File: design/flow/config.mk
export PLATFORM = sky130hd
export DESIGN_NAME = MIPS
export DESIGN_NICKNAME = MIPS
export VERILOG_FILES = /design/flow/design.v
export SDC_FILE = /design/flow/constraint.sdc
export NUM_CORES = 4
export LEC_CHECK = 0
export CAP_MARGIN = 20
export CORE_MARGIN = 2
export CORE_UTILIZATION = 72
export PLACE_DENSITY = 0.66
export SETUP_SLACK_MARGIN = 1.26
export SLEW_MARGIN = 20
File: design/flow/constraint.sdc
create_clock -name core_clock -period 8.31 [get_ports {clk}]
set_input_delay 1.6620 -clock core_clock [delete_from_list [all_inputs] [get_ports {clk}]]
set_output_delay 1.6620 -clock core_clock [all_outputs]
set_load 0.01 [all_outputs]
File: design/flow/design.v
`timescale 1ns / 1ps
module JC_block(
    input [15:0] jmp_address_pm,
    input [15:0] current_address,
    input [5:0] op,
    input [1:0] flag_ex,
    input interrupt,
    input clk,
    input reset,
    output [15:0] jmp_loc,
    output pc_mux_sel
    );
    wire JV;
    wire JNV;
    wire JZ;
    wire JNZ;
    wire JMP;
    wire RET;
    wire [1:0] flag_mux_1;
    wire [1:0] flag_mux_2;
    reg [1:0] flag_reg;
    wire [15:0] nxt_address;
    wire [15:0] current_address_mux;
    reg [15:0] current_address_reg;
    wire [15:0] jmp_address_mux;
    reg F1;
    reg F2;
    assign JV =  ~op[5] & op[4] & op[3] & op[2] & ~op[1] & ~op[0] ;  
    assign JNV = ~op[5] & op[4] & op[3] & op[2] & ~op[1] & op[0] ;  
    assign JZ =  ~op[5] & op[4] & op[3] & op[2] & op[1] & ~op[0] ;  
    assign JNZ = ~op[5] & op[4] & op[3] & op[2] & op[1] & op[0] ;  
    assign JMP = ~op[5] & op[4] & op[3] & ~op[2] & ~op[1] & ~op[0] ;
    assign RET = ~op[5] & op[4] & ~op[3] & ~op[2] & ~op[1] & ~op[0] ;
    assign flag_mux_1 = (F2) ? flag_ex : flag_reg ;
    assign flag_mux_2 = (RET) ? flag_reg : flag_ex ;
    assign nxt_address = current_address + 1;
    assign current_address_mux = (interrupt)? nxt_address : current_address_reg ;
    assign jmp_address_mux = (F1) ? 'hf0000 : jmp_address_pm;
    assign jmp_loc = (RET) ? current_address_reg : jmp_address_mux ;
    assign pc_mux_sel = ( JV & flag_mux_2[0] ) | ( ~flag_mux_2[0] & JNV ) | ( JZ & flag_mux_2[1] ) | ( ~flag_mux_2[1] & JNZ ) | JMP | RET | F1 ;
    always @(posedge clk ) begin
        if (reset) begin
            flag_reg <= flag_mux_1 ;
            current_address_reg <= current_address_mux ;
            F1 <= interrupt;
            F2 <= interrupt;  
        end
        else begin
            flag_reg <= 0 ;
            current_address_reg <= 0 ;
            F1 <= 0 ;
            F2 <= 0 ;
        end
    end
endmodule  
`timescale 1ns / 1ps
module stall_control_block(
    input [5:0] op,
    input clk,
    input reset,
    output stall,
    output reg stall_pm
    );
    wire HLT;
    wire ld;
    wire JUMP;
    reg ldD0;
    reg jumpD0;
    reg jumpD1;
    assign HLT = op[0] & (~op[1]) & (~op[2]) & (~op[3]) & op[4] & (~op[5]);
    assign ld  = (~op[0]) & (~op[1]) & op[2] & (~op[3]) & op[4] & (~op[5]) & (~ldD0);
    assign JUMP = op[2] & op[3] & op[4] & (~op[5]) &( ~jumpD1);
    assign stall = HLT | ld | JUMP;
    always @(posedge clk)
    begin
			if(reset)begin
					ldD0 <= ld;
					jumpD0 <= JUMP;
					jumpD1 <= jumpD0;
					stall_pm <= stall;
            end
			else begin
					ldD0 <= 0;
					jumpD0 <= 0;
					jumpD1 <= 0;
					stall_pm <= 0;
			end
     end
endmodule
`timescale 1ns / 1ps
module program_memory_block(
    output [31:0] ins,
    output [15:0] current_address,
    input [15:0] jmp_loc,
    input pc_mux_sel,
    input [31:0] pm_rdata,
    input stall,
    input stall_pm,
    input reset,
    input clk
    );
    wire [31:0] PM_out;
    wire [15:0] hold_address_tmp;
    wire [15:0] next_address_tmp;
    wire [31:0] ins_prv_tmp;
	wire [31:0] ins_pm;
    assign PM_out = pm_rdata;
    reg [15:0] hold_address;
    reg [15:0] next_address;
    wire [15:0] CAJ;
    wire [15:0] CAR; 
    reg [31:0] ins_prv;
    assign CAJ = (stall == 1'b0) ? next_address : hold_address;
    assign CAR = (pc_mux_sel == 1'b0) ? CAJ : jmp_loc;
    assign current_address  = (reset == 1'b0) ? 16'b0 : CAR;
    assign ins_pm = (stall_pm == 1'b0) ? PM_out : ins_prv;
    assign ins = (reset == 1'b0) ? 32'b0 : ins_pm;
    assign hold_address_tmp = (reset == 1'b0) ? 16'b0 : current_address;
    assign next_address_tmp = (reset == 1'b0) ? 16'b0 : current_address + 16'b0000000000000001;
    assign ins_prv_tmp = (reset == 1'b0) ? 32'b0 : ins;
    always @ (posedge clk) begin
    if(reset)
       begin
            hold_address <= hold_address_tmp;
            next_address <= next_address_tmp;
            ins_prv <= ins_prv_tmp;
       end
       else begin
            hold_address <= 0;
            next_address <= 0;
            ins_prv <= 0;
       end
    end
endmodule
`timescale 1ns / 1ps
module Register_Bank_Block(
     input [15:0] ans_ex,
    input [15:0] ans_dm,
    input [15:0] ans_wb,
    input [15:0] imm,
    input [4:0] RA,
    input [4:0] RB,
    input [4:0] RW_dm,
    input [1:0] mux_sel_A,
    input [1:0] mux_sel_B,
    input imm_sel,
    input clk,
    output [15:0] A,
    output [15:0] B
    );
reg [15:0] RegBank [31:0];
reg [15:0] AR;
reg [15:0] BR;
wire [15:0] BI;
always @(posedge clk)
begin  
        AR <= RegBank[RA];
        BR <= RegBank[RB];
        RegBank[RW_dm] <= ans_dm;
end
assign A = (mux_sel_A == 2'b00) ? AR :
    (mux_sel_A == 2'b01) ? ans_ex :
    (mux_sel_A == 2'b10) ? ans_dm :
    (mux_sel_A == 2'b11) ? ans_wb : 0 ;
assign BI = (mux_sel_B == 2'b00) ? BR :
    (mux_sel_B == 2'b01) ? ans_ex :
    (mux_sel_B == 2'b10) ? ans_dm :
    (mux_sel_B == 2'b11) ? ans_wb : 0 ;
assign B = (imm_sel == 1'b0) ? BI : imm ;
endmodule
`timescale 1ns / 1ps
module execution_block(input [15:0] A,
                       input [15:0] B,
                       input [15:0] data_in,
                       input [5:0] op_dec,
                       input clk,
                       input reset,
                       output reg [15:0] ans_ex,
                       output reg [15:0] DM_data,
                       output reg [15:0] data_out,
                       output [1:0] flag_ex);
    wire [15:0] ans_tmp;
    wire [15:0] data_out_buff;
    reg [1:0] flag_prv;
    assign {flag_ex[0], ans_tmp} = (op_dec == 6'b000000) ? A + B :   
                                   (op_dec == 6'b000001) ? A + (~B) + 1 :   
                                   (op_dec == 6'b000010) ? {1'b0, B} :   
                                   (op_dec == 6'b000100) ? {1'b0, A & B} :   
                                   (op_dec == 6'b000101) ? {1'b0, A | B} :   
                                   (op_dec == 6'b000110) ? {1'b0, A ^ B} :   
                                   (op_dec == 6'b000111) ? {1'b0, ~B} :   
                                   (op_dec == 6'b001000) ? A + B :   
                                   (op_dec == 6'b001001) ? A + (~B) + 1 :   
                                   (op_dec == 6'b001010) ? {1'b0, B} :   
                                   (op_dec == 6'b001100) ? {1'b0, A & B} :   
                                   (op_dec == 6'b001101) ? {1'b0, A | B} :   
                                   (op_dec == 6'b001110) ? {1'b0, A ^ B} :   
                                   (op_dec == 6'b001111) ? {1'b0, ~B} :   
                                   (op_dec == 6'b010000) ? {1'b0, ans_ex} :   
                                   (op_dec == 6'b010001) ? {1'b0, ans_ex} :   
                                   (op_dec == 6'b010100) ? {1'b0, A} :   
                                   (op_dec == 6'b010101) ? {1'b0, A} :   
                                   (op_dec == 6'b010110) ? {1'b0, data_in} :   
                                   (op_dec == 6'b010111) ? {1'b0, ans_ex} :   
                                   (op_dec == 6'b011000) ? {1'b0, ans_ex} :   
                                   (op_dec == 6'b011001) ? {1'b0, A << B} :   
                                   (op_dec == 6'b011010) ? {1'b0, A >> B} :   
                                   (op_dec == 6'b011011) ? {1'b0, $signed(A) >>> B} :   
                                   (op_dec == 6'b011100) ? {flag_prv[0], ans_ex} :   
                                   (op_dec == 6'b011101) ? {flag_prv[0], ans_ex} :   
                                   (op_dec == 6'b011110) ? {flag_prv[0], ans_ex} :   
                                   (op_dec == 6'b011111) ? {flag_prv[0], ans_ex} :   
                                   {1'b0, 16'b0};   
    assign data_out_buff = (op_dec == 6'b010111) ? A : 0;   
    assign flag_ex[1] = (op_dec >= 6'b011100) ? flag_prv[1]:
                        (op_dec >= 6'b010000 & op_dec != 6'b010111) ? 0:
                         (ans_ex == 0) ? 1'b1 : 0;
    always @(posedge clk) begin
        if (reset) begin
            ans_ex <= ans_tmp;
            data_out <= data_out_buff;
            DM_data <= B;
            flag_prv <= flag_ex;
        end
        else begin
            ans_ex <= 0;
            data_out <= 0;
            DM_data <= 0;
            flag_prv <= 0;
        end
    end
endmodule  
`timescale 1ns / 1ps
module Data_Memory_Block(
    input [15:0] ans_ex,
    input [15:0] DM_data,
    input mem_rw_ex,
    input mem_en_ex,
    input mem_mux_sel_dm,
    input reset,
    input clk,
    output dm_en,
    output dm_we,
    output [15:0] dm_addr,
    output [15:0] dm_wdata,
    input [15:0] dm_rdata,
    output [15:0] ans_dm
    );
reg [15:0] Ex_out;
wire [15:0] DM_out;
assign dm_en = mem_en_ex;
assign dm_we = mem_rw_ex;
assign dm_addr = ans_ex;
assign dm_wdata = DM_data;
assign DM_out = dm_rdata;
always @(posedge clk)
begin
    if(reset)
       begin
            Ex_out <= ans_ex;
       end
       else begin
            Ex_out <= 0;
       end
end
assign ans_dm = (mem_mux_sel_dm == 1'b0)? Ex_out : DM_out;
endmodule
`timescale 1ns / 1ps
module dc_block(
input [31:0]ins,
input clk,
input reset,
output reg [15:0] imm,
output reg[5:0]op_dec,
output [4:0] RW_dm,
output [1:0] mux_sel_A,
output [1:0] mux_sel_B,
output reg imm_sel,
output reg mem_en_ex,
output reg mem_rw_ex,
output reg mem_mux_sel_dm
    );
wire JMP,Cond_J,LD_fb,Imm,ld,ST;
reg ld_dff,st_dff,lower_dff;
assign JMP = (~ins[31] && ins[30] && ins[29] && ~ins[28] && ~ins[27] && ~ins[26]);
assign Cond_J = (~ins[31] && ins[30] && ins[29] && ins[28]);
assign LD_fb = (~ins[31] && ins[30] && ~ins[29] && ins[28] && ~ins[27] && ~ins[26] && ~ld_dff);
assign Imm = (~ins[31] && ~ins[30] && ins[29]);
assign ld = (~ins[31] && ins[30] && ~ins[29] && ins[28] && ~ins[27] && ~ins[26]);
assign ST = (~ins[31] && ins[30] && ~ins[29] && ins[28] && ~ins[27] && ins[26]);
wire [5:0]op_dec_tmp;
wire [14:0]extendand;
wire [14:0]extend;
assign op_dec_tmp = (reset==0?5'b0:ins[31:26]);
wire JCnor,ld_fb_dff_tmp;
reg ld_fb_dff;
assign JCnor = ~(JMP || Cond_J || ld_dff);
assign ld_fb_dff_tmp  = (reset==0?0:ld_fb_dff);
assign extend = (JCnor==0?15'b0:15'b111111111111111);
assign extendand[0] = (extend[0] && ins[11]);    
assign extendand[1] = (extend[1] && ins[12]); 
assign extendand[2] = (extend[2] && ins[13]); 
assign extendand[3] = (extend[3] && ins[14]); 
assign extendand[4] = (extend[4] && ins[15]); 
assign extendand[5] = (extend[5] && ins[16]); 
assign extendand[6] = (extend[6] && ins[17]); 
assign extendand[7] = (extend[7] && ins[18]); 
assign extendand[8] = (extend[8] && ins[19]); 
assign extendand[9] = (extend[9] && ins[20]); 
assign extendand[10] = (extend[10] && ins[21]); 
assign extendand[11] = (extend[11] && ins[22]); 
assign extendand[12] = (extend[12] && ins[23]); 
assign extendand[13] = (extend[13] && ins[24]); 
assign extendand[14] = (extend[14] && ins[25]); 
wire ldand,ld_dff_tmp,st_dff_tmp,lower_dff_tmp;
assign ldand = (ld && ~ld_dff);
assign ld_dff_tmp = (reset==0?0:ldand);
assign st_dff_tmp = (reset==0?0:ST);
assign lower_dff_tmp = (reset==0?0:ins[26]);
wire loweror,lowerand,ldff1_tmp,ldff2_tmp,ldff3_tmp,ldff4_tmp;
reg ldff_2;
assign loweror = (ld_dff || st_dff);
assign lowerand = (loweror && ~lower_dff);
assign ldff1_tmp = (reset==0?0:lower_dff);
assign ldff2_tmp = (reset==0?0:lowerand);
assign ldff3_tmp = (reset==0?0:loweror);
assign ldff4_tmp = (reset==0?0:ldff_2);
wire immdff_tmp;
assign immdff_tmp = (reset==0?0:Imm);
wire [15:0]immreg_tmp;
assign immreg_tmp = (reset==0?0:ins[15:0]);
reg [4:0]r1,r2,r3,r4,r5,r6;
wire [4:0]r1_tmp,r2_tmp,r3_tmp,r4_tmp,r5_tmp,r6_tmp;
assign r1_tmp = (reset==0?0:extendand[9:5]);
assign r2_tmp = (reset==0?0:extendand[14:10]);
assign r3_tmp = (reset==0?0:r2);
assign r4_tmp = (reset==0?0:r3);
assign r5_tmp = (reset==0?0:r4);
assign r6_tmp = (reset==0?0:extendand[4:0]);
assign RW_dm = r4;
wire comp1,comp2,comp3,comp4,comp5,comp6;
wire a1,a2,a3,a4;
assign comp1 = (r1==r3?1:0);
assign comp2 = (r1==r4?1:0);
assign comp3 = (r5==r1?1:0);
assign comp4 = (r3==r6?1:0);
assign comp5 = (r6==r4?1:0);
assign comp6 = (r5==r6?1:0);
assign a1 = (~comp1 && comp2);
assign a2 = (~comp1 && ~comp2 && comp3);
assign a3 = (~comp4 && comp5);
assign a4 = (~comp4 && ~comp5 && comp6);
wire [1:0]enc1,enc2;
assign enc1 = ((1 && (comp1==0) && (a1==0) && (a2==0))==1?2'b00:
                ((1 && (comp1==1) && (a1==0) && (a2==0))==1?2'b01:
					 ( (1 && (comp1==0 || comp1==1) && (a1==1) && (a2==0))==1?2'b10:2'b11)));
assign enc2 = ((1 && (comp4==0) && (a3==0) && (a4==0))==1?2'b00:
                ((1 && (comp4==1) && (a3==0) && (a4==0))==1?2'b01:
					 ( (1 && (comp4==0 || comp4==1) && (a3==1) && (a4==0))==1?2'b10:2'b11)));
assign mux_sel_A = enc1;
assign mux_sel_B = enc2;
always @(posedge clk)
begin
op_dec <= op_dec_tmp;
ld_fb_dff <= ld_fb_dff_tmp;
ld_dff <= ld_dff_tmp;
st_dff <= st_dff_tmp;
lower_dff <= lower_dff_tmp;
mem_rw_ex <= ldff1_tmp;
ldff_2 <= ldff2_tmp;
mem_mux_sel_dm <= ldff4_tmp;
mem_en_ex <= ldff3_tmp;
imm_sel <= immdff_tmp;
imm <= immreg_tmp;
r1 <= r1_tmp;
r2 <= r2_tmp;
r3 <= r3_tmp;
r4 <= r4_tmp;
r5 <= r5_tmp;
r6 <= r6_tmp;
end
endmodule
`timescale 1ns / 1ps
module write_back_block(
    input [15:0] ans_dm,
    input clk,
    input reset,
    output reg [15:0] ans_wb
    );
    always @(posedge clk)
    begin
       if(reset)
       begin
            ans_wb  <= ans_dm;
       end
       else begin
            ans_wb <= 0;
       end
    end
endmodule
`timescale 1ns / 1ps
module MIPS(
    input [15:0] data_in,
    input clk,
    input interrupt,
    input reset,
    output [15:0] data_out,
    output [15:0] pm_addr,
    input [31:0] pm_rdata,
    output dm_en,
    output dm_we,
    output [15:0] dm_addr,
    output [15:0] dm_wdata,
    input [15:0] dm_rdata
    );
wire [31:0] ins;
wire [15:0] A;
wire [15:0] B;
wire [15:0] Current_Address;
wire [15:0] ans_ex;
wire [15:0] ans_dm;
wire [15:0] ans_wb;
wire [1:0] mux_sel_A;
wire [1:0] mux_sel_B;
wire imm_sel;
assign pm_addr = Current_Address;
wire stall,stall_pm,pc_mux_sel;
wire [15:0] jmp_loc;
wire [1:0] flag_ex;
wire [15:0] DM_data;
wire [15:0] imm;
wire [5:0] op_dec;
wire [4:0] RW_dm;
wire mem_en_ex,mem_rw_ex,mem_mux_sel_dm;
JC_block jc(
    .jmp_address_pm(ins[14:0]),
    .current_address(Current_Address),
    .op(ins[31:26]),
    .flag_ex(flag_ex),
    .interrupt(interrupt),
    .clk(clk),
    .reset(reset),
    .jmp_loc(jmp_loc),
    .pc_mux_sel(pc_mux_sel)
    );
stall_control_block sc(
    .op(ins[31:26]),
    .clk(clk),
    .reset(reset),
    .stall(stall),
    .stall_pm(stall_pm)
    );
program_memory_block pm(
    .ins(ins),
    .current_address(Current_Address),
    .jmp_loc(jmp_loc),
    .pc_mux_sel(pc_mux_sel),
    .pm_rdata(pm_rdata),
    .stall(stall),
    .stall_pm(stall_pm),
    .reset(reset),
    .clk(clk)
    );
Register_Bank_Block reg_bank(
    .ans_ex(ans_ex),
    .ans_dm(ans_dm),
    .ans_wb(ans_wb),
    .imm(imm),
    .RA(ins[20:16]),
    .RB(ins[15:11]),
    .RW_dm(RW_dm),
    .mux_sel_A(mux_sel_A),
    .mux_sel_B(mux_sel_B),
    .imm_sel(imm_sel),
    .clk(clk),
    .A(A),
    .B(B)
    );
execution_block ex(
		.A(A),
		.B(B),
      .data_in(data_in),
      .op_dec(op_dec),
      .clk(clk),
      .reset(reset),
      .ans_ex(ans_ex),
      .DM_data(DM_data),
      .data_out(data_out),
      .flag_ex(flag_ex)
		);
Data_Memory_Block dm(
	 .ans_ex(ans_ex),
    .DM_data(DM_data),
    .mem_rw_ex(mem_rw_ex),
    .mem_en_ex(mem_en_ex),
    .mem_mux_sel_dm(mem_mux_sel_dm),
    .reset(reset),
    .clk(clk),
    .dm_en(dm_en),
    .dm_we(dm_we),
    .dm_addr(dm_addr),
    .dm_wdata(dm_wdata),
    .dm_rdata(dm_rdata),
    .ans_dm(ans_dm)
    );
dc_block dc(
	 .ins(ins),
    .clk(clk),
	 .reset(reset),
    .imm(imm),
    .op_dec(op_dec),
    .RW_dm(RW_dm),
    .mux_sel_A(mux_sel_A),
    .mux_sel_B(mux_sel_B),
    .imm_sel(imm_sel),
    .mem_en_ex(mem_en_ex),
    .mem_rw_ex(mem_rw_ex),
    .mem_mux_sel_dm(mem_mux_sel_dm)
    );
write_back_block wb(
    .ans_dm(ans_dm),
    .clk(clk),
    .reset(reset),
    .ans_wb(ans_wb)
    );
endmodule
File: design/flow/run.sh
#!/bin/bash
# the make line also repeats each setting of config.mk as NAME=value (left out here)
make -C /OpenROAD-flow-scripts/flow DESIGN_CONFIG=/design/flow/config.mk WORK_HOME=/design/flow/orfs CLKGATE_MAP_FILE= finish
==> results of run 1 <==
-- stage by stage --
| stage | setup TNS, ps | utilization | cell area (um2) | hold WS, ps |
|---|---|---|---|---|
| after CTS | 0 | 0.849 | 47000 | 430 |
| after detailed placement | -2720 | 0.785 | 43400 | 418 |
| after global placement | -997 | 0.785 | 43400 | 399 |
| after floorplan | 0 | - | 40600 | 393 |
-- layer usage --
metal | overflow | GRT usage
met1 | 0 | 0.779
met2 | 4 | 0.893
met3 | 0 | 0.623
met4 | 5 | 0.700
met5 | 0 | 0.286
-- repair_timing --
action / CTS
pin swaps: 45
endpoints found under the setup margin: 26
resized: 161
hold buffers: 0
gates cloned: 3
endpoints found under the hold margin: 0
buffers inserted: 77
==> flow.log, run 1 <==
[metrics] run summary
INFO  metric cts-root-to-sink-buffers = 3
INFO  metric design.die.area = 58100 um2
INFO  metric num_io_pins = 133
INFO  metric synth.yosys.warnings = 9
INFO  metric num_rows = 86
INFO  metric clk_root_buffer_cell = clkbuf_16
INFO  metric compound_area_frac = 0.139
INFO  metric outcome = aborted with a tool error
INFO  metric dp.cells = 4817
INFO  metric top_cell_area_share = 0.380
INFO  metric synthXorXnorAreaFrac = 0.0152
INFO  metric simple_gate_area_frac = 0.187
INFO  metric stop_error = [ERROR GRT-0232] Routing congestion too high. Check the congestion heatmap in the GUI.
INFO  metric netlist_top_cells_count = 818 x nand2_1, 512 x edfxtp_1, 263 x nor2_1
INFO  metric io_buffer_count = 132
INFO  metric die_height = 241 um
INFO  metric initial_utilization = 0.731
INFO  metric cts-htree-levels = 3
INFO  metric ys_cells = 4017
INFO  metric floorplan.nets = 4135
INFO  metric synth.cell_area = 40500 um2
INFO  metric async_reset_ff_frac = 0
INFO  metric place.gp.congestion = 1.20
INFO  metric muxShareOfSynthArea = 0.107
INFO  metric overflow = 9
INFO  metric failing_step = global routing (5_1_grt)
INFO  metric synth.yosys.chip_area = 40500 um2
INFO  metric die-width = 241 um
INFO  metric core_region_area = 55300 um2
INFO  metric yosys-dominant-comb-family = simple AND/OR/NAND/NOR gates
INFO  metric yosysMostFrequentCell = nand2_1
INFO  metric syn-instance-count = 4017
INFO  metric yosysTopAreaCell = edfxtp_1
INFO  metric gr-usage-all-layers = 0.752
INFO  metric yosys-top-cells-area = edfxtp_1 38%, dfxtp_1 12%, nand2_1 7.6%
INFO  metric syn_area_cell = 10.1 um2
INFO  metric numCtsBuffers = 77
INFO  metric post_synth_fa_ha_maj_area_fraction = 0.0161
INFO  metric enable_flop_cells = 512
INFO  metric synth_cell_types = 98
INFO  metric dp_hpwl = 105000 um
INFO  metric synthesized_registers = 749
INFO  metric preCtsSetupSlack = -235 ps
INFO  metric numClockSinks = 749
INFO  metric synth_seq_share = 0.497
INFO  metric ys.flop_type = edfxtp_1
==> run 2, diff against run 1 <==
CAP_MARGIN = 40   (was 20)
CELL_PAD_IN_SITES_DETAIL_PLACEMENT = 1   (was not set)
CELL_PAD_IN_SITES_GLOBAL_PLACEMENT = 2   (was not set)
CORE_UTILIZATION = 22   (was 72)
CTS_CLUSTER_DIAMETER = 205   (was not set)
GPL_ROUTABILITY_DRIVEN = 0   (was not set)
GPL_TIMING_DRIVEN = 1   (was not set)
PLACE_DENSITY = 0.92   (was 0.66)
SETUP_SLACK_MARGIN = not set   (was 1.26)
clock period = 6.41 ns   (was 8.31 ns; I/O delays follow)
==> run 2 against run 1 <==
Synthesized area did not move. Die area rose to 3.2 times the previous value. Synthesized cell count did not move. Now fails the layout checks on setup timing.
==> flow.log, run 2 <==
[metrics] run summary
INFO  metric syn-instance-count = 4017 (unchanged)
INFO  metric io_buffer_count = 132 (unchanged)
INFO  metric clk_transition_reported_paths = 60 ps
INFO  metric crit_family = AND-OR/OR-AND gates
INFO  metric worstPathRequired = 5130 ps
INFO  metric remaining_drc_errors = 0
INFO  metric ys_cells = 4017 (unchanged)
INFO  metric ff2ff_setup_slack = -680 ps
INFO  metric design.die.area = 187000 um2 (+220%)
INFO  metric setup_ws = -1170 ps
INFO  metric num_rows = 157 (+83%)
INFO  metric synth.yosys.chip_area = 40500 um2 (unchanged)
INFO  metric area_growth_syn_to_layout = 27.9%
INFO  metric cell_internal_pwr = 10200 uW
INFO  metric wl_cell = 27.6 um
INFO  metric simple_gate_area_frac = 0.187 (unchanged)
INFO  metric top_cell_area_share = 0.380 (unchanged)
INFO  metric clkLatencyLatePin = 730 ps
INFO  metric timing.max_cap.violations = 0
INFO  metric timing.setup.critical_path_class = input port to primary output
INFO  metric drt-total-wl = 192000 um
INFO  metric combinationalPowerShare = 0.336
INFO  metric slew_headroom = 0.199
INFO  metric synth_cell_types = 98 (unchanged)
INFO  metric dpl_cell_area = 47200 um2 (+8.8%)
INFO  metric power.share.clock = 0.313
INFO  metric numCtsBuffers = 84 (+9.1%)
INFO  metric check_fault_list = setup timing
INFO  metric power_top_consumer = registers
INFO  metric tritoncts_clock_tree = done
INFO  metric holdBufCountCts = 0 (unchanged)
INFO  metric period_minus_slack = 7580 ps
INFO  metric yosys-dominant-comb-family = simple AND/OR/NAND/NOR gates
INFO  metric die_height = 433 um (+80%)
INFO  metric critical_path.startpoint_type = input port
INFO  metric numClockSinks = 749 (unchanged)
INFO  metric final-max-slew-violation-count = 0
INFO  metric overflow = 0
INFO  metric p_per_area = 309 nW/um2
INFO  metric syn_area_cell = 10.1 um2 (unchanged)
INFO  metric r2r-end = jc.current_address_reg[12]
INFO  metric post-route-period-util = 1.18
INFO  metric comb-power = 5370 uW
INFO  metric vdd.ir_drop.worst = 0.000234 V
INFO  metric clock-skew-final = 63.7 ps
INFO  metric compound_area_frac = 0.139 (unchanged)
INFO  metric yosysTopAreaCell = edfxtp_1
INFO  metric fin_nets = 4547
INFO  metric powerSeq = 5620 uW
INFO  metric synth.yosys.warnings = 9 (unchanged)
INFO  metric muxShareOfSynthArea = 0.107 (unchanged)
INFO  metric finalHoldViolations = 0
INFO  metric netSwitchingPower = 5790 uW
INFO  metric maxClockFrequency = 132 MHz
INFO  metric critical_path.endpoint_type = primary output
INFO  metric synth_seq_share = 0.497 (unchanged)
INFO  metric timing.critical_path.fanout_max = 4
INFO  metric floorplan.nets = 4135 (unchanged)
INFO  metric gr-usage-all-layers = 0.190
INFO  metric cts-htree-levels = 3 (unchanged)
INFO  metric critical_path.n_buffers_inverters = 6
INFO  metric postLayoutCoreUtil = 0.283
INFO  metric vias_per_cell = 5.52
INFO  metric clk_root_buffer_cell = clkbuf_16
INFO  metric clk-power = 5010 uW
INFO  metric yosysMostFrequentCell = nand2_1
INFO  metric net_sw_frac = 0.362
INFO  metric postLayoutCellArea = 51800 um2
INFO  metric die-width = 433 um (+80%)
INFO  metric first_pass_iters = 6
INFO  metric outcome = complete, but fails checks
INFO  metric yosys-top-cells-area = edfxtp_1 38%, dfxtp_1 12%, nand2_1 7.6%
INFO  metric worstPathArrival = 6290 ps
INFO  metric timing.hold.worst_endpoint = sc.ldD0
INFO  metric hold_path.class = flip-flop to flip-flop
INFO  metric netlist_top_cells_count = 818 x nand2_1, 512 x edfxtp_1, 263 x nor2_1
INFO  metric cp-startpoint = dm_rdata[14]
INFO  metric dp_hpwl = 125000 um (+19%)
INFO  metric core_region_area = 183000 um2 (+230%)
INFO  metric tns = -23860 ps
INFO  metric startpoint_of_the_lowest_slack_hold_path = sc.ldD0
INFO  metric post_synth_fa_ha_maj_area_fraction = 0.0161 (unchanged)
INFO  metric grt_antenna_before_repair = 17
INFO  metric initial_utilization = 0.221 (-0.510)
INFO  metric grt_max_degree = 131
INFO  metric worst_slew_pin_slew = 1190 ps
INFO  metric cp_cell_sequence = clkdlybuf4s50_1 > mux2i_1 > o221ai_1 > a221oi_2 > nor2b_1 > buf_4 > ha_1 > nor2b_4 > nand2_1 > o211ai_1 > a31oi_2 > or3_1 > a221o_1 > a41oi_4 > buf_12 > buf_6 > o21a_4 > buf_4 > a21oi_2 > and2_4 > buf_6
INFO  metric synthesized_registers = 749 (unchanged)
INFO  metric async_reset_ff_frac = 0 (unchanged)
INFO  metric drtIter0Drc = 4767
INFO  metric enable_flop_cells = 512 (unchanged)
INFO  metric seq_power_share = 0.351
INFO  metric setup_viol_count_final = 29
INFO  metric worstHoldPathCells = 1
INFO  metric worst-r2r-cell-count = 29
INFO  metric wire_length_of_the_first_global_routing_pass = 265000 um
INFO  metric dr_total_vias = 38.5k
INFO  metric synthXorXnorAreaFrac = 0.0152 (unchanged)
INFO  metric rsz0062_at_grt = yes
INFO  metric critical_path.max_stage_delay = 690 ps
INFO  metric leakagePower = 0.0189 uW
INFO  metric p_total = 16000 uW
INFO  metric ys.flop_type = edfxtp_1
INFO  metric synth.cell_area = 40500 um2 (unchanged)
INFO  metric cts-root-to-sink-buffers = 3 (unchanged)
INFO  metric slowest_stage = mux2i_1
INFO  metric num_io_pins = 133 (unchanged)
INFO  metric path_depth = 21
INFO  metric antenna_left = 0
INFO  metric openroad.warnings = 67
INFO  metric worstSetupEndpoint = pm_addr[0]
INFO  metric worstReg2RegStart = dc.r6[0]
INFO  metric vias_in_the_first_global_route = 38.7k
## run 2: through the flow
| step | setup WS, ps | cells | hold slack, ps |
|---|---|---|---|
| after detailed placement | -1690 | 6728 | 407 |
| after global placement | -1470 | 6724 | 408 |
| after floorplan | -831 | 4017 | 393 |
| after CTS | -787 | 6933 | 420 |
| after global routing | -1270 | 6973 | 429 |
| final | -1170 | 6978 | 414 |
## run 2: routing by layer
layer | vias to the layer above | track usage | share of wire
met5 | - | 0 | 0.00026
met4 | 8 | 0.148 | 0.10
met3 | 963 | 0.0426 | 0.099
met2 | 2681 | 0.312 | 0.46
met1 | 19102 | 0.213 | 0.34
li1 | 15760 | - | -
## run 2: timing repair
item	CTS	global route
gates cloned	3	0
resized	183	112
endpoints found under the setup margin	27	26
setup buffers	47	32
pin swaps	58	56
## run 2: area by class of cell
class                      count  area (um2)
tap                         2464        3080
clock buffer                  99        2200
sequential                   749       20200
clock inverter                57         622
fill                       20703      131000
inverter                      90         389
multi-input combinational   2875       19900
timing repair buffer         629        5400
antenna                       15        37.5
==> run 3, diff against run 2 <==
ABC_AREA = 1   (was not set)
CAP_MARGIN = 35   (was 40)
CELL_PAD_IN_SITES_GLOBAL_PLACEMENT = 3   (was 2)
CORE_ASPECT_RATIO = 1.56   (was not set)
CORE_MARGIN = 5   (was 2)
CORE_UTILIZATION = 23   (was 22)
GPL_ROUTABILITY_DRIVEN = 1   (was 0)
GPL_TIMING_DRIVEN = 0   (was 1)
HOLD_SLACK_MARGIN = 0.26   (was not set)
MAX_ROUTING_LAYER = met4   (was not set)
MIN_ROUTING_LAYER = met1   (was not set)
PLACE_DENSITY = not set   (was 0.92)
TNS_END_PERCENT = 70   (was not set)
clock period = 11.7 ns   (was 6.41 ns; I/O delays follow)
==> run 3 against run 2 <==
The run now finishes clean. Sequential power is 45% lower. Synthesized area is 0.20% higher. Worst setup slack better by 1500 ps. Wire length is 32% higher. Critical path type unchanged. Highest routed layer is now met4.
==> flow.log, run 3 <==
[metrics] run summary
INFO  metric seq_power_share = 0.344 (-0.007)
INFO  metric timing.max_cap.violations = 0 (unchanged)
INFO  metric die_height = 534 um (+23%)
INFO  metric timing.hold.worst_endpoint = dc.r3[0]
INFO  metric startpoint_of_the_lowest_slack_hold_path = dc.r2[0]
INFO  metric num_rows = 192 (+22%)
INFO  metric net_sw_frac = 0.398 (+0.0365)
INFO  metric clk-power = 2940 uW (-41%)
INFO  metric fillCellCount = 20.7k (-0.19%)
INFO  metric slew_headroom = 0.313 (+0.114)
INFO  metric netSwitchingPower = 3570 uW (-38%)
INFO  metric num_io_pins = 133 (unchanged)
INFO  metric muxShareOfSynthArea = 0.00321 (-0.103)
INFO  metric simple_gate_area_frac = 0.220 (+0.0328)
INFO  metric finalHoldViolations = 0 (unchanged)
INFO  metric worstReg2RegStart = dc.r3[4]
INFO  metric gr-usage-all-layers = 0.271 (+0.0817)
INFO  metric wl_cell = 33.3 um (+21%)
INFO  metric design.die.area = 185000 um2 (-1.3%)
INFO  metric place.gp.congestion = 0.958
INFO  metric cts-htree-levels = 3 (unchanged)
INFO  metric enable_flop_cells = 512 (unchanged)
INFO  metric clkLatencyLatePin = 740 ps (about the same)
INFO  metric yosys-dominant-comb-family = simple AND/OR/NAND/NOR gates
INFO  metric ff2ff_setup_slack = 4060 ps (+4740 ps)
INFO  metric synth_seq_share = 0.497 (-0.000519)
INFO  metric synth.cell_area = 40500 um2 (+0.20%)
INFO  metric leakagePower = 0.0181 uW (-4.1%)
INFO  metric slowest_stage = clkdlybuf4s50_1
INFO  metric timing.setup.critical_path_class = input port to primary output
INFO  metric dr_total_vias = 39.3k (+1.9%)
INFO  metric worstPathArrival = 9030 ps (+2740 ps)
INFO  metric r2r-end = jc.current_address_reg[14]
INFO  metric synthesized_registers = 750 (+0.13%)
INFO  metric clock-skew-final = 49.9 ps (-13.9 ps)
INFO  metric p_per_area = 182 nW/um2 (-41%)
INFO  metric cp-startpoint = dm_rdata[0]
INFO  metric maxClockFrequency = 88.0 MHz
INFO  metric postLayoutCoreUtil = 0.282 (-0.00139)
INFO  metric cts-root-to-sink-buffers = 3 (unchanged)
INFO  metric tritoncts_clock_tree = done
INFO  metric clk_root_buffer_cell = clkbuf_16
INFO  metric rsz0062_at_grt = no
INFO  metric outcome = no timing/DRC/antenna violations
INFO  metric area_growth_syn_to_layout = 21.8%
INFO  metric drt-total-wl = 253000 um (+32%)
INFO  metric vias_in_the_first_global_route = 41.0k (+5.8%)
INFO  metric core_region_area = 175000 um2 (-4.1%)
INFO  metric synth.yosys.chip_area = 40500 um2 (+0.20%)
INFO  metric grt_antenna_before_repair = 8 (-9)
INFO  metric syn-instance-count = 4885 (+22%)
INFO  metric critical_path.startpoint_type = input port
INFO  metric yosysMostFrequentCell = nor2_1
INFO  metric tns = 0 ps (+23860 ps)
INFO  metric clk_transition_reported_paths = 70 ps (about the same)
INFO  metric ys_cells = 4885 (+22%)
INFO  metric top_cell_area_share = 0.379 (-0.000774)
INFO  metric die-width = 346 um (-20%)
INFO  metric dp_hpwl = 200000 um (+60%)
INFO  metric crit_family = AND-OR/OR-AND gates
INFO  metric post-route-period-util = 0.972 (-0.210)
INFO  metric path_depth = 29 (+38%)
INFO  metric timing.critical_path.fanout_max = 11 (+7)
INFO  metric hold_path.class = flip-flop to flip-flop
INFO  metric synth.yosys.warnings = 9 (unchanged)
INFO  metric worstHoldPathCells = 2 (+1)
INFO  metric worstSetupEndpoint = pm_addr[15]
INFO  metric powerSeq = 3080 uW (-45%)
INFO  metric yosysTopAreaCell = edfxtp_1
INFO  metric drtIter0Drc = 2858 (-40%)
INFO  metric grt_max_degree = 34 (-74%)
INFO  metric vias_per_cell = 5.16 (-6.4%)
INFO  metric worst-r2r-cell-count = 40 (+38%)
INFO  metric comb-power = 2950 uW (-45%)
INFO  metric numCtsBuffers = 86 (+2.4%)
INFO  metric numClockSinks = 750 (+0.13%)
INFO  metric period_minus_slack = 11370 ps
INFO  metric netlist_top_cells_count = 847 x nor2_1, 752 x nand2_1, 664 x o21ai_0
INFO  metric overflow = 0 (unchanged)
INFO  metric final-max-slew-violation-count = 0 (unchanged)
INFO  metric yosys-top-cells-area = edfxtp_1 38%, dfxtp_1 12%, o21ai_0 8.2%
INFO  metric initial_utilization = 0.231 (+0.00995)
INFO  metric syn_area_cell = 8.30 um2 (-18%)
INFO  metric post_synth_fa_ha_maj_area_fraction = 0.0161 (-0.0000329)
INFO  metric async_reset_ff_frac = 0 (unchanged)
INFO  metric vdd.ir_drop.worst = 0.000110 V (-53%)
INFO  metric combinationalPowerShare = 0.329 (-0.007)
INFO  metric cell_internal_pwr = 5400 uW (-47%)
INFO  metric synth_cell_types = 63 (-36%)
INFO  metric first_pass_iters = 6 (unchanged)
INFO  metric fin_nets = 5319 (+17%)
INFO  metric power.share.clock = 0.328 (+0.015)
INFO  metric io_buffer_count = 131 (-0.76%)
INFO  metric worst_path_most_repeated_cell = nand2_1
INFO  metric final-comb-area = 17800 um2 (-11%)
INFO  metric remaining_drc_errors = 0 (unchanged)
INFO  metric setup_viol_count_final = 0 (-100%)
INFO  metric worst_slew_pin_slew = 1030 ps (-161 ps)
INFO  metric worstPathRequired = 9360 ps (+4230 ps)
INFO  metric critical_path.endpoint_type = primary output
INFO  metric floorplan.nets = 5003 (+21%)
INFO  metric ys.flop_type = edfxtp_1
INFO  metric openroad.warnings = 60 (-10%)
INFO  metric critical_path.max_stage_delay = 630 ps (-60 ps)
INFO  metric synthXorXnorAreaFrac = 0.0125 (-0.00265)
INFO  metric antenna_left = 0 (unchanged)
INFO  metric critical_path.n_buffers_inverters = 7 (+1)
INFO  metric wire_length_of_the_first_global_routing_pass = 343000 um (+29%)
INFO  metric compound_area_frac = 0.180 (+0.0408)
INFO  metric flop_area = 20100 um2 (about the same)
INFO  metric power_top_consumer = registers
==> run 3: timing repair <==
item                                    in CTS  in global routing
hold buffers                                 0                  0
setup buffers                                0                  2
endpoints found under the setup margin      16                  4
cloned                                       0                  0
gates resized                                5                  4
==> run 3: area by class of cell <==
type                       count  area share
clock buffer                 107      0.0466
clock inverter                52      0.0130
sequential                   750       0.408
tap                         2328      0.0590
inverter                     414      0.0317
timing repair buffer         230      0.0543
multi-input combinational   3393       0.360
antenna                        3    0.000152
buffer                       326      0.0277
==> run 3: per-layer routing <==
metal,up-vias,routed length (um),global-route usage
li1,17596,-,-
met1,19922,92900,0.281
met2,1209,130000,0.487
met3,533,9210,0.0293
met4,0,21300,0.179
met5,-,0,-
==> run 3: metrics by stage <==
stage / total power [uW] / hold slack (ps) / setup WS (ps) / cell area [um2] / cells
after detailed placement: 6070 / 400 / -726 / 46400 / 7438
final: 8970 / 403 / 332 / 49400 / 7603
after global routing: 9290 / 432 / 2.22 / 49400 / 7602
after CTS: 9020 / 416 / 45.1 / 49300 / 7595
after floorplan: 4590 / 388 / 2850 / 40500 / 4885
after global placement: 5990 / 398 / -2000 / 44800 / 7344
==> run 4, diff against run 3 <==
ABC_AREA = not set   (was 1)
CAP_MARGIN = 20   (was 35)
CELL_PAD_IN_SITES_DETAIL_PLACEMENT = not set   (was 1)
CELL_PAD_IN_SITES_GLOBAL_PLACEMENT = not set   (was 3)
CORE_ASPECT_RATIO = not set   (was 1.56)
CORE_MARGIN = 2   (was 5)
CORE_UTILIZATION = 28   (was 23)
CTS_CLUSTER_DIAMETER = not set   (was 205)
GPL_ROUTABILITY_DRIVEN = not set   (was 1)
GPL_TIMING_DRIVEN = not set   (was 0)
HOLD_SLACK_MARGIN = not set   (was 0.26)
MAX_ROUTING_LAYER = not set   (was met4)
MIN_ROUTING_LAYER = not set   (was met1)
PLACE_DENSITY = 0.6   (was not set)
TNS_END_PERCENT = not set   (was 70)
clock period = 11.4 ns   (was 11.7 ns; I/O delays follow)
==> run 4 against run 3 <==
Wire length decreased by 31%. Clock skew increased by 32 ps. Sequential cell count decreased by 1. Global-route usage decreased by 4.1 points. Non-clock buffer count decreased by 301. Critical endpoint is now pm_addr[1]. Largest power group unchanged.
==> flow.log, run 4 <==
[metrics] run summary
INFO  metric outcome = no timing/DRC/antenna violations
INFO  metric netSwitchingPower = 2920 uW (-18%)
INFO  metric wire_length_of_the_first_global_routing_pass = 247000 um (-28%)
INFO  metric critical_path.n_buffers_inverters = 6 (-1)
INFO  metric synth_cell_types = 98 (+56%)
INFO  metric worst_path_most_repeated_cell = a21oi_1
INFO  metric worstPathRequired = 9120 ps (-240 ps)
INFO  metric async_reset_ff_frac = 0 (unchanged)
INFO  metric synthXorXnorAreaFrac = 0.0152 (+0.00265)
INFO  metric clk_transition_reported_paths = 60 ps (about the same)
INFO  metric ff2ff_setup_slack = 2980 ps (-1080 ps)
INFO  metric dp.cells = 5870 (-21%)
INFO  metric synth.yosys.chip_area = 40500 um2 (-0.20%)
INFO  metric dr_total_vias = 35.2k (-10%)
INFO  metric powerSeq = 3180 uW (+3%)
INFO  metric numClockSinks = 749 (-0.13%)
INFO  metric clkLatencyLatePin = 740 ps (about the same)
INFO  metric period_minus_slack = 11130 ps
INFO  metric drtIter0Drc = 4898 (+71%)
INFO  metric cell_internal_pwr = 5320 uW (-1.3%)
INFO  metric top_cell_area_share = 0.380 (+0.000774)
INFO  metric synth.cell_area = 40500 um2 (-0.20%)
INFO  metric cts-htree-levels = 3 (unchanged)
INFO  metric core_region_area = 143000 um2 (-18%)
INFO  metric leakagePower = 0.0166 uW (-8.4%)
INFO  metric clk_root_buffer_cell = clkbuf_16
INFO  metric io_buffer_count = 132 (+0.76%)
INFO  metric cts-resized-gates = 0 (-5)
INFO  metric critical_path.endpoint_type = primary output
INFO  metric cts-root-to-sink-buffers = 3 (unchanged)
INFO  metric net_sw_frac = 0.354 (-0.0439)
INFO  metric critical_path.max_stage_delay = 650 ps (+20 ps)
INFO  metric timing.max_cap.violations = 0 (unchanged)
INFO  metric worstReg2RegStart = dc.r4[3]
INFO  metric final-max-slew-violation-count = 0 (unchanged)
INFO  metric num_rows = 139 (-28%)
INFO  metric remaining_drc_errors = 0 (unchanged)
INFO  metric tns = 0 ps (unchanged)
INFO  metric worstHoldPathCells = 1 (-1)
INFO  metric initial_utilization = 0.282 (+0.0508)
INFO  metric clock-skew-final = 82.1 ps (+32.2 ps)
INFO  metric maxClockFrequency = 89.8 MHz
INFO  metric critical_path.startpoint_type = input port
INFO  metric slowest_stage = mux2_2
INFO  metric finalHoldViolations = 0 (unchanged)
INFO  metric cp-startpoint = dm_rdata[0]
INFO  metric design.die.area = 148000 um2 (-20%)
INFO  metric die_height = 384 um (-28%)
INFO  metric holdBufCountCts = 0 (unchanged)
INFO  metric rsz0062_at_grt = no
INFO  metric grt_antenna_before_repair = 11 (+3)
INFO  metric grt_max_degree = 135 (+300%)
INFO  metric ys_cells = 4017 (-18%)
INFO  metric die-width = 384 um (+11%)
INFO  metric preCtsSetupSlack = 443 ps (+1170 ps)
INFO  metric path_depth = 23 (-21%)
INFO  metric worstPathArrival = 8850 ps (-180 ps)
INFO  metric fin_nets = 4171 (-22%)
INFO  metric vdd.ir_drop.worst = 0.000122 V (+10%)
INFO  metric gr-usage-all-layers = 0.231 (-0.0409)
INFO  metric timing.critical_path.fanout_max = 36 (+25)
INFO  metric combinationalPowerShare = 0.285 (-0.044)
INFO  metric compound_area_frac = 0.139 (-0.0408)
INFO  metric flop_area = 20100 um2 (about the same)
INFO  metric setup_viol_count_final = 0 (unchanged)
INFO  metric synth.yosys.warnings = 9 (unchanged)
INFO  metric area_growth_syn_to_layout = 16.0%
INFO  metric final-comb-area = 19000 um2 (+7.1%)
INFO  metric p_per_area = 176 nW/um2 (-3.2%)
INFO  metric syn-instance-count = 4017 (-18%)
INFO  metric power_top_consumer = registers
INFO  metric clk-power = 2720 uW (-7.5%)
INFO  metric postLayoutCoreUtil = 0.327 (+0.0454)
INFO  metric num_io_pins = 133 (unchanged)
INFO  metric hold_path.class = flip-flop to flip-flop
INFO  metric r2r-end = jc.current_address_reg[12]
INFO  metric timing.setup.critical_path_class = input port to primary output
INFO  metric yosysMostFrequentCell = nand2_1
INFO  metric overflow = 0 (unchanged)
INFO  metric syn_area_cell = 10.1 um2 (+21%)
INFO  metric postCtsSetupRepairBufs = 0 (unchanged)
INFO  metric openroad.warnings = 64 (+6.7%)
INFO  metric wl_cell = 29.1 um (-13%)
INFO  metric fillCellCount = 14.5k (-30%)
INFO  metric place.gp.congestion = 1.02 (+6.1%)
INFO  metric yosysTopAreaCell = edfxtp_1
INFO  metric startpoint_of_the_lowest_slack_hold_path = sc.ldD0
INFO  metric enable_flop_cells = 512 (unchanged)
INFO  metric timing.hold.worst_endpoint = sc.ldD0
INFO  metric tritoncts_clock_tree = done
INFO  metric setup_ws = 268 ps (-63.2 ps)
INFO  metric worstSetupEndpoint = pm_addr[1]
INFO  metric worst_slew_pin_slew = 1240 ps (+209 ps)
INFO  metric vias_per_cell = 5.84 (+13%)
INFO  metric crit_family = AND-OR/OR-AND gates
INFO  metric drt-total-wl = 175000 um (-31%)
INFO  metric slew_headroom = 0.172 (-0.141)
INFO  metric cp_cell_sequence = clkdlybuf4s50_1 > mux2_2 > or3_1 > a21oi_1 > o31a_1 > clkinv_2 > buf_4 > ha_1 > inv_1 > fa_1 > a21o_1 > a21oi_1 > o21ai_0 > a21oi_1 > buf_4 > a21oi_1 > o41ai_1 > a221o_1 > o21a_1 > o21a_4 > nor2b_1 > a211oi_1 > clkdlybuf4s50_1
INFO  metric first_pass_iters = 9 (+3)
INFO  metric synth_seq_share = 0.497 (+0.000519)
INFO  metric power.share.clock = 0.330 (+0.002)
INFO  metric vias_in_the_first_global_route = 33.5k (-18%)
INFO  metric ys.flop_type = edfxtp_1
INFO  metric netlist_top_cells_count = 818 x nand2_1, 512 x edfxtp_1, 263 x nor2_1
INFO  metric muxShareOfSynthArea = 0.107 (+0.103)
INFO  metric dp_hpwl = 113000 um (-43%)
INFO  metric floorplan.nets = 4135 (-17%)
INFO  metric post_synth_fa_ha_maj_area_fraction = 0.0161 (+0.0000329)
INFO  metric yosys-dominant-comb-family = simple AND/OR/NAND/NOR gates
INFO  metric antenna_left = 0 (unchanged)
INFO  metric synthesized_registers = 749 (-0.13%)
INFO  metric yosys-top-cells-area = edfxtp_1 38%, dfxtp_1 12%, nand2_1 7.6%
INFO  metric numCtsBuffers = 84 (-2.3%)
INFO  metric simple_gate_area_frac = 0.187 (-0.0328)
INFO  metric comb-power = 2350 uW (-20%)
INFO  metric post-route-period-util = 0.976 (+0.00480)
INFO  metric finish.cell_count_without_fillers = 6033 (-21%)
INFO  metric seq_power_share = 0.385 (+0.041)
INFO  metric worst-r2r-cell-count = 28 (-30%)
run 4: routing by layer:
| layer | GRT usage | share of wire | up-vias |
|---|---|---|---|
| li1 | - | - | 15007 |
| met1 | 0.291 | 0.38 | 17332 |
| met2 | 0.361 | 0.45 | 2300 |
| met3 | 0.0492 | 0.10 | 554 |
| met4 | 0.141 | 0.069 | 12 |
| met5 | 0 | 0.00046 | - |
run 4: area by class of cell:
cell class / count / share of cell area
Antenna cell: 6 / 0.000320
Clock buffer: 112 / 0.0486
Clock inverter: 45 / 0.00997
Inverter: 90 / 0.00776
Multi-Input combinational cell: 2873 / 0.406
Sequential cell: 749 / 0.429
Tap cell: 1903 / 0.0507
Timing Repair Buffer: 255 / 0.0483
run 4: per-stage QoR:
step                      cell area [um2]  power (uW)  hold slack [ps]
after global routing                46900        8500              422
after global placement              44200        5510              402
after detailed placement            44200        5490              405
after floorplan                     40500        4570              393
final                               46900        8250              420
after CTS                           46900        8200              413
==> run 5, diff against run 4 <==
ABC_AREA = 1   (was not set)
CAP_MARGIN = 35   (was 20)
CELL_PAD_IN_SITES_DETAIL_PLACEMENT = 1   (was not set)
CELL_PAD_IN_SITES_GLOBAL_PLACEMENT = 3   (was not set)
CORE_ASPECT_RATIO = 1.13   (was not set)
CORE_MARGIN = 10   (was 2)
CORE_UTILIZATION = 23   (was 28)
CTS_CLUSTER_DIAMETER = 205   (was not set)
GPL_ROUTABILITY_DRIVEN = 1   (was not set)
GPL_TIMING_DRIVEN = 0   (was not set)
HOLD_SLACK_MARGIN = 0.26   (was not set)
MAX_ROUTING_LAYER = met4   (was not set)
MIN_ROUTING_LAYER = met2   (was not set)
PLACE_DENSITY = not set   (was 0.6)
TNS_END_PERCENT = 70   (was not set)
clock period = 11.7 ns   (was 11.4 ns; I/O delays follow)
==> run 5 against run 4 <==
Clock skew fell by 43 ps. Worst setup slack improved by 44 ps. Critical path depth rose by 7. Worst hold slack got worse by 15 ps. Critical path type unchanged. Sequential power fell by 3%. Still clean. Clock power rose by 13%. Final cell count rose by 27%.
==> flow.log, run 5 <==
[metrics] run summary
INFO  metric outcome = no timing/DRC/antenna violations
INFO  metric timing.max_cap.violations = 0 (unchanged)
INFO  metric power_top_consumer = registers
INFO  metric critical_path.endpoint_type = primary output
INFO  metric simple_gate_area_frac = 0.220 (+0.0328)
INFO  metric path_depth = 30 (+30%)
INFO  metric dr_total_vias = 54.3k (+54%)
INFO  metric vias_per_cell = 7.11 (+22%)
INFO  metric grt_use_met1 = 0 (-0.291)
INFO  metric yosys-dominant-comb-family = simple AND/OR/NAND/NOR gates
INFO  metric worstHoldPathCells = 1 (unchanged)
INFO  metric drt-total-wl = 259000 um (+48%)
INFO  metric yosys-top-cells-area = edfxtp_1 38%, dfxtp_1 12%, o21ai_0 8.2%
INFO  metric preCtsSetupSlack = -826 ps (-1270 ps)
INFO  metric cts-htree-levels = 3 (unchanged)
INFO  metric rsz0062_at_grt = no
INFO  metric finalHoldViolations = 0 (unchanged)
INFO  metric gr_layer_usage_met2 = 0.482 (+0.121)
INFO  metric worst-r2r-cell-count = 37 (+32%)
INFO  metric powerSeq = 3080 uW (-3%)
INFO  metric cell_internal_pwr = 5450 uW (+2.4%)
INFO  metric vdd.ir_drop.worst = 0.000109 V (-10%)
INFO  metric initial_utilization = 0.232 (-0.0503)
INFO  metric die_height = 466 um (+21%)
INFO  metric tns = 0 ps (unchanged)
INFO  metric fin_nets = 5338 (+28%)
INFO  metric timing.critical_path.fanout_max = 11 (-69%)
INFO  metric vias_in_the_first_global_route = 60.8k (+82%)
INFO  metric netSwitchingPower = 3760 uW (+29%)
INFO  metric p_per_area = 185 nW/um2 (+5.4%)
INFO  metric dp_hpwl = 190000 um (+67%)
INFO  metric p_total = 9220 uW (+12%)
INFO  metric fillCellCount = 20.5k (+42%)
INFO  metric dpl_cell_area = 46400 um2 (+5.0%)
INFO  metric ys_cells = 4885 (+22%)
INFO  metric worstSetupEndpoint = pm_addr[15]
INFO  metric top_cell_area_share = 0.379 (-0.000774)
INFO  metric post_synth_fa_ha_maj_area_fraction = 0.0161 (-0.0000329)
INFO  metric top_usage_layer = met3
INFO  metric timing.hold.worst_endpoint = sc.ldD0
INFO  metric holdBufCountCts = 0 (unchanged)
INFO  metric remaining_drc_errors = 0 (unchanged)
INFO  metric async_reset_ff_frac = 0 (unchanged)
INFO  metric clk_root_buffer_cell = clkbuf_16
INFO  metric final-max-slew-violation-count = 0 (unchanged)
INFO  metric period_minus_slack = 11390 ps
INFO  metric comb-power = 3070 uW (+31%)
INFO  metric wl_cell = 33.9 um (+17%)
INFO  metric tritoncts_clock_tree = done
INFO  metric synth.yosys.chip_area = 40500 um2 (+0.20%)
INFO  metric postLayoutCoreUtil = 0.284 (-0.0427)
INFO  metric synth_seq_share = 0.497 (-0.000519)
INFO  metric ff2ff_setup_slack = 3610 ps (+630 ps)
INFO  metric synthXorXnorAreaFrac = 0.0125 (-0.00265)
INFO  metric critical_path.startpoint_type = input port
INFO  metric yosysTopAreaCell = edfxtp_1
INFO  metric synth.yosys.warnings = 9 (unchanged)
INFO  metric core_region_area = 175000 um2 (+22%)
INFO  metric overflow = 0 (unchanged)
INFO  metric postLayoutCellArea = 49800 um2 (+6.0%)
INFO  metric post-route-period-util = 0.973 (-0.00312)
INFO  metric worst_slew_pin_slew = 1050 ps (-186 ps)
INFO  metric muxShareOfSynthArea = 0.00321 (-0.103)
INFO  metric cp-startpoint = dm_rdata[3]
INFO  metric compound_area_frac = 0.180 (+0.0408)
INFO  metric worst_path_most_repeated_cell = nand2_1
INFO  metric openroad.warnings = 60 (-6.3%)
INFO  metric place.gp.congestion = 1.04 (+2.8%)
INFO  metric hold_path.class = flip-flop to flip-flop
INFO  metric die-width = 415 um (+8.0%)
INFO  metric drtIter0Drc = 10.9k (+120%)
INFO  metric netlist_top_cells_count = 847 x nor2_1, 752 x nand2_1, 664 x o21ai_0
INFO  metric crit_family = AND-OR/OR-AND gates
INFO  metric setup_ws = 312 ps (+43.5 ps)
INFO  metric slew_headroom = 0.297 (+0.126)
INFO  metric gr-usage-all-layers = 0.403 (+0.172)
INFO  metric startpoint_of_the_lowest_slack_hold_path = sc.ldD0
INFO  metric worstPathRequired = 9360 ps (+240 ps)
INFO  metric enable_flop_cells = 512 (unchanged)
INFO  metric net_sw_frac = 0.408 (+0.0540)
INFO  metric grt_max_degree = 34 (-75%)
INFO  metric syn-instance-count = 4885 (+22%)
INFO  metric synth.cell_area = 40500 um2 (+0.20%)
INFO  metric power.share.clock = 0.333 (+0.003)
INFO  metric timing.setup.critical_path_class = input port to primary output
INFO  metric combinationalPowerShare = 0.333 (+0.048)
INFO  metric design.die.area = 193000 um2 (+31%)
INFO  metric num_rows = 163 (+17%)
INFO  metric area_growth_syn_to_layout = 22.7%
INFO  metric floorplan.nets = 5003 (+21%)
INFO  metric critical_path.n_buffers_inverters = 10 (+4)
INFO  metric clk-power = 3070 uW (+13%)
INFO  metric numCtsBuffers = 94 (+12%)
INFO  metric maxClockFrequency = 87.8 MHz
INFO  metric antenna_left = 0 (unchanged)
INFO  metric synth_cell_types = 63 (-36%)
INFO  metric grt_antenna_before_repair = 0 (-11)
INFO  metric leakagePower = 0.0183 uW (+10%)
INFO  metric clk_transition_reported_paths = 50 ps (about the same)
INFO  metric ys.flop_type = edfxtp_1
INFO  metric worstReg2RegStart = dc.r4[3]
INFO  metric syn_area_cell = 8.30 um2 (-18%)
INFO  metric first_pass_iters = 8 (-1)
INFO  metric clock-skew-final = 38.8 ps (-43.2 ps)
INFO  metric worstPathArrival = 9050 ps (+200 ps)
INFO  metric num_io_pins = 133 (unchanged)
INFO  metric cts-root-to-sink-buffers = 3 (unchanged)
INFO  metric clkLatencyLatePin = 760 ps (+20 ps)
INFO  metric global_route.usage.met3 = 0.491 (+0.442)
INFO  metric io_buffer_count = 131 (-0.76%)
INFO  metric slowest_stage = clkdlybuf4s50_1
INFO  metric synthesized_registers = 750 (+0.13%)
INFO  metric numClockSinks = 750 (+0.13%)
INFO  metric yosysMostFrequentCell = nor2_1
INFO  metric r2r-end = jc.current_address_reg[6]
INFO  metric setup_viol_count_final = 0 (unchanged)
INFO  metric critical_path.max_stage_delay = 620 ps (-30 ps)
INFO  metric wire_length_of_the_first_global_routing_pass = 347000 um (+40%)
INFO  metric seq_power_share = 0.334 (-0.051)
[run 5: per-layer routing]
metal | routed length, um | up-vias
met5 | 0 | -
met4 | 24700 | 0
met3 | 104000 | 1847
met2 | 131000 | 17317
met1 | 0 | 17585
li1 | - | 17578
[run 5: final cells by class]
| class | count | area, um2 | area share |
|---|---|---|---|
| diodes | 28 | 70.1 | 0.00141 |
| plain buffers | 326 | 1370 | 0.0275 |
| clock buffers | 132 | 2650 | 0.0532 |
| clock inverters | 45 | 407 | 0.00817 |
| inverters | 414 | 1560 | 0.0313 |
| multi-input cells | 3393 | 17800 | 0.357 |
| flip-flops and latches | 750 | 20100 | 0.405 |
| well taps | 2310 | 2890 | 0.0581 |
| repair buffers | 241 | 2900 | 0.0583 |
[run 5: through the flow]
stage                     hold slack, ps  cells
after floorplan                      388   4885
after global placement               398   7326
after detailed placement             399   7411
after CTS                            409   7586
after global routing                 425   7611
final                                405   7639
[run 5: timing repair]
action | CTS | global route
resized | 1 | 5
endpoints found under the setup margin | 16 | 16
setup buffers | 0 | 1
==> run 6, diff against run 5 <==
ABC_AREA = not set   (was 1)
CAP_MARGIN = 20   (was 35)
CELL_PAD_IN_SITES_DETAIL_PLACEMENT = not set   (was 1)
CELL_PAD_IN_SITES_GLOBAL_PLACEMENT = not set   (was 3)
CORE_ASPECT_RATIO = not set   (was 1.13)
CORE_MARGIN = 2   (was 10)
CORE_UTILIZATION = 71   (was 23)
CTS_CLUSTER_DIAMETER = not set   (was 205)
CTS_CLUSTER_SIZE = 37   (was not set)
GPL_ROUTABILITY_DRIVEN = not set   (was 1)
GPL_TIMING_DRIVEN = not set   (was 0)
HOLD_SLACK_MARGIN = not set   (was 0.26)
MAX_ROUTING_LAYER = not set   (was met4)
MIN_ROUTING_LAYER = not set   (was met2)
PLACE_DENSITY = 0.65   (was not set)
TNS_END_PERCENT = not set   (was 70)
clock period = 6.37 ns   (was 11.7 ns; I/O delays follow)
==> run 6 against run 5 <==
The flow now stops in global routing (5_1_grt). Synthesized area is 0.20% lower. Synthesized cell count is 18% lower. Die area shrank 70%.
==> flow.log, run 6 <==
[metrics] run summary
INFO  metric netlist_top_cells_count = 818 x nand2_1, 512 x edfxtp_1, 263 x nor2_1
INFO  metric design.die.area = 58900 um2 (-70%)
INFO  metric simple_gate_area_frac = 0.187 (-0.0328)
INFO  metric numClockSinks = 749 (-0.13%)
INFO  metric num_io_pins = 133 (unchanged)
INFO  metric cts-htree-levels = 3 (unchanged)
INFO  metric synthesized_registers = 749 (-0.13%)
INFO  metric synth.yosys.warnings = 9 (unchanged)
INFO  metric failing_step = global routing (5_1_grt)
INFO  metric die-width = 243 um (-42%)
INFO  metric async_reset_ff_frac = 0 (unchanged)
INFO  metric floorplan.nets = 4135 (-17%)
INFO  metric overflow = 270
INFO  metric yosys-dominant-comb-family = simple AND/OR/NAND/NOR gates
INFO  metric yosysMostFrequentCell = nand2_1
INFO  metric synth_cell_types = 98 (+56%)
INFO  metric enable_flop_cells = 512 (unchanged)
INFO  metric synth.cell_area = 40500 um2 (-0.20%)
INFO  metric synthXorXnorAreaFrac = 0.0152 (+0.00265)
INFO  metric yosys-top-cells-area = edfxtp_1 38%, dfxtp_1 12%, nand2_1 7.6%
INFO  metric holdBufCountCts = 0 (unchanged)
INFO  metric die_height = 243 um (-48%)
INFO  metric clk_root_buffer_cell = clkbuf_16
INFO  metric place.gp.congestion = 1.25 (+19%)
INFO  metric io_buffer_count = 132 (+0.76%)
INFO  metric numCtsBuffers = 76 (-19%)
INFO  metric synth.yosys.chip_area = 40500 um2 (-0.20%)
INFO  metric top_cell_area_share = 0.380 (+0.000774)
INFO  metric compound_area_frac = 0.139 (-0.0408)
INFO  metric post_synth_fa_ha_maj_area_fraction = 0.0161 (+0.0000329)
INFO  metric syn_area_cell = 10.1 um2 (+21%)
INFO  metric dp_hpwl = 109000 um (-42%)
INFO  metric stop_error = [ERROR GRT-0232] Routing congestion too high. Check the congestion heatmap in the GUI.
INFO  metric outcome = aborted with a tool error
INFO  metric cts-root-to-sink-buffers = 3 (unchanged)
INFO  metric num_rows = 87 (-47%)
INFO  metric muxShareOfSynthArea = 0.107 (+0.103)
INFO  metric yosysTopAreaCell = edfxtp_1
INFO  metric syn-instance-count = 4017 (-18%)
INFO  metric synth_seq_share = 0.497 (+0.000519)
INFO  metric gr-usage-all-layers = 0.817
INFO  metric dpl_cell_area = 44700 um2 (-3.7%)
INFO  metric dp.cells = 4981 (-33%)
INFO  metric initial_utilization = 0.717 (+0.486)
INFO  metric ys_cells = 4017 (-18%)
INFO  metric ys.flop_type = edfxtp_1
INFO  metric core_region_area = 56400 um2 (-68%)
[run 6: stage by stage]
stage,total power [uW],hold WS (ps),worst slack (ps)
global placement,10100,401,-1300
detailed placement,10200,419,-1420
CTS,15000,449,-647
floorplan,8220,393,-863
[run 6: routing by layer]
metal | GRT usage | GRT overflow
met2 | 0.940 | 114
met5 | 0.342 | 2
met3 | 0.702 | 7
met4 | 0.818 | 143
met1 | 0.830 | 4
[run 6: what timing repair did]
action | CTS
pin swaps | 39
endpoints found under the setup margin | 26
resized | 170
buffers inserted | 68
gates cloned | 2
endpoints found under the hold margin | 0
==> run 7, diff against run 6 <==
ABC_AREA = 0   (was not set)
CAP_MARGIN = 35   (was 20)
CELL_PAD_IN_SITES_DETAIL_PLACEMENT = 2   (was not set)
CORE_MARGIN = 5   (was 2)
CORE_UTILIZATION = 40   (was 71)
CTS_CLUSTER_DIAMETER = 391   (was not set)
CTS_CLUSTER_SIZE = 52   (was 37)
GPL_ROUTABILITY_DRIVEN = 1   (was not set)
GPL_TIMING_DRIVEN = 0   (was not set)
MAX_ROUTING_LAYER = met4   (was not set)
MIN_ROUTING_LAYER = met2   (was not set)
PLACE_DENSITY = not set   (was 0.65)
PLACE_DENSITY_LB_ADDON = 0.13   (was not set)
SETUP_SLACK_MARGIN = 1.47   (was not set)
clock period = 9.21 ns   (was 6.37 ns; I/O delays follow)
==> run 7 against run 6 <==
The flow again stops in global routing (5_1_grt). Die area is 83% higher. Synthesized area did not move. Synthesized cell count stayed put.
==> flow.log, run 7 <==
[metrics] run summary
INFO  metric outcome = aborted with a tool error
INFO  metric failing_step = global routing (5_1_grt)
INFO  metric stop_error = [ERROR GRT-0116] Global routing finished with congestion. Check the congestion regions in the DRC Viewer.
INFO  metric synth_cell_types = 98 (unchanged)
INFO  metric die-width = 328 um (+35%)
INFO  metric async_reset_ff_frac = 0 (unchanged)
INFO  metric synth.yosys.warnings = 9 (unchanged)
INFO  metric floorplan.nets = 4135 (unchanged)
INFO  metric dp_hpwl = 187000 um (+71%)
INFO  metric num_rows = 116 (+33%)
INFO  metric initial_utilization = 0.403 (-0.314)
INFO  metric clk_root_buffer_cell = clkbuf_16
INFO  metric overflow = 130
INFO  metric core_region_area = 100000 um2 (+78%)
INFO  metric post_synth_fa_ha_maj_area_fraction = 0.0161 (unchanged)
INFO  metric netlist_top_cells_count = 818 x nand2_1, 512 x edfxtp_1, 263 x nor2_1
INFO  metric syn_area_cell = 10.1 um2 (unchanged)
INFO  metric dp.cells = 5611 (+13%)
INFO  metric enable_flop_cells = 512 (unchanged)
INFO  metric die_height = 328 um (+35%)
INFO  metric yosysMostFrequentCell = nand2_1
INFO  metric compound_area_frac = 0.139 (unchanged)
INFO  metric ys_cells = 4017 (unchanged)
INFO  metric synthesized_registers = 749 (unchanged)
INFO  metric synth.yosys.chip_area = 40500 um2 (unchanged)
INFO  metric synthXorXnorAreaFrac = 0.0152 (unchanged)
INFO  metric place.gp.congestion = 1.15 (-7.9%)
INFO  metric design.die.area = 108000 um2 (+83%)
INFO  metric ys.flop_type = edfxtp_1
INFO  metric simple_gate_area_frac = 0.187 (unchanged)
INFO  metric synth_seq_share = 0.497 (unchanged)
INFO  metric top_cell_area_share = 0.380 (unchanged)
INFO  metric cts-htree-levels = 1 (-2)
INFO  metric syn-instance-count = 4017 (unchanged)
INFO  metric cts-root-to-sink-buffers = 3 (unchanged)
INFO  metric num_io_pins = 133 (unchanged)
INFO  metric yosysTopAreaCell = edfxtp_1
INFO  metric numCtsBuffers = 18 (-76%)
INFO  metric yosys-top-cells-area = edfxtp_1 38%, dfxtp_1 12%, nand2_1 7.6%
INFO  metric numClockSinks = 749 (unchanged)
INFO  metric muxShareOfSynthArea = 0.107 (unchanged)
INFO  metric io_buffer_count = 132 (unchanged)
INFO  metric gr-usage-all-layers = 0.826
INFO  metric synth.cell_area = 40500 um2 (unchanged)
INFO  metric yosys-dominant-comb-family = simple AND/OR/NAND/NOR gates
run 7: per-stage QoR:
step                      instance area [um2]  worst slack [ps]  power [uW]
after floorplan                         40600              1130        5680
after global placement                  43600             -2770        7110
after detailed placement                45100             -2470        7290
after CTS                               47600               577        9120
run 7: timing repair:
item / in CTS
gates cloned: 7
buffers inserted: 105
hold buffers: 0
endpoints found under the setup margin: 70
gates resized: 320
pin swaps: 47
run 7: layer usage:
| layer | overflow | track usage |
|---|---|---|
| met5 | - | - |
| met4 | 24 | 0.676 |
| met3 | 92 | 0.863 |
| met2 | 14 | 0.871 |
| met1 | - | - |
Power and IR drop assume default switching activity.
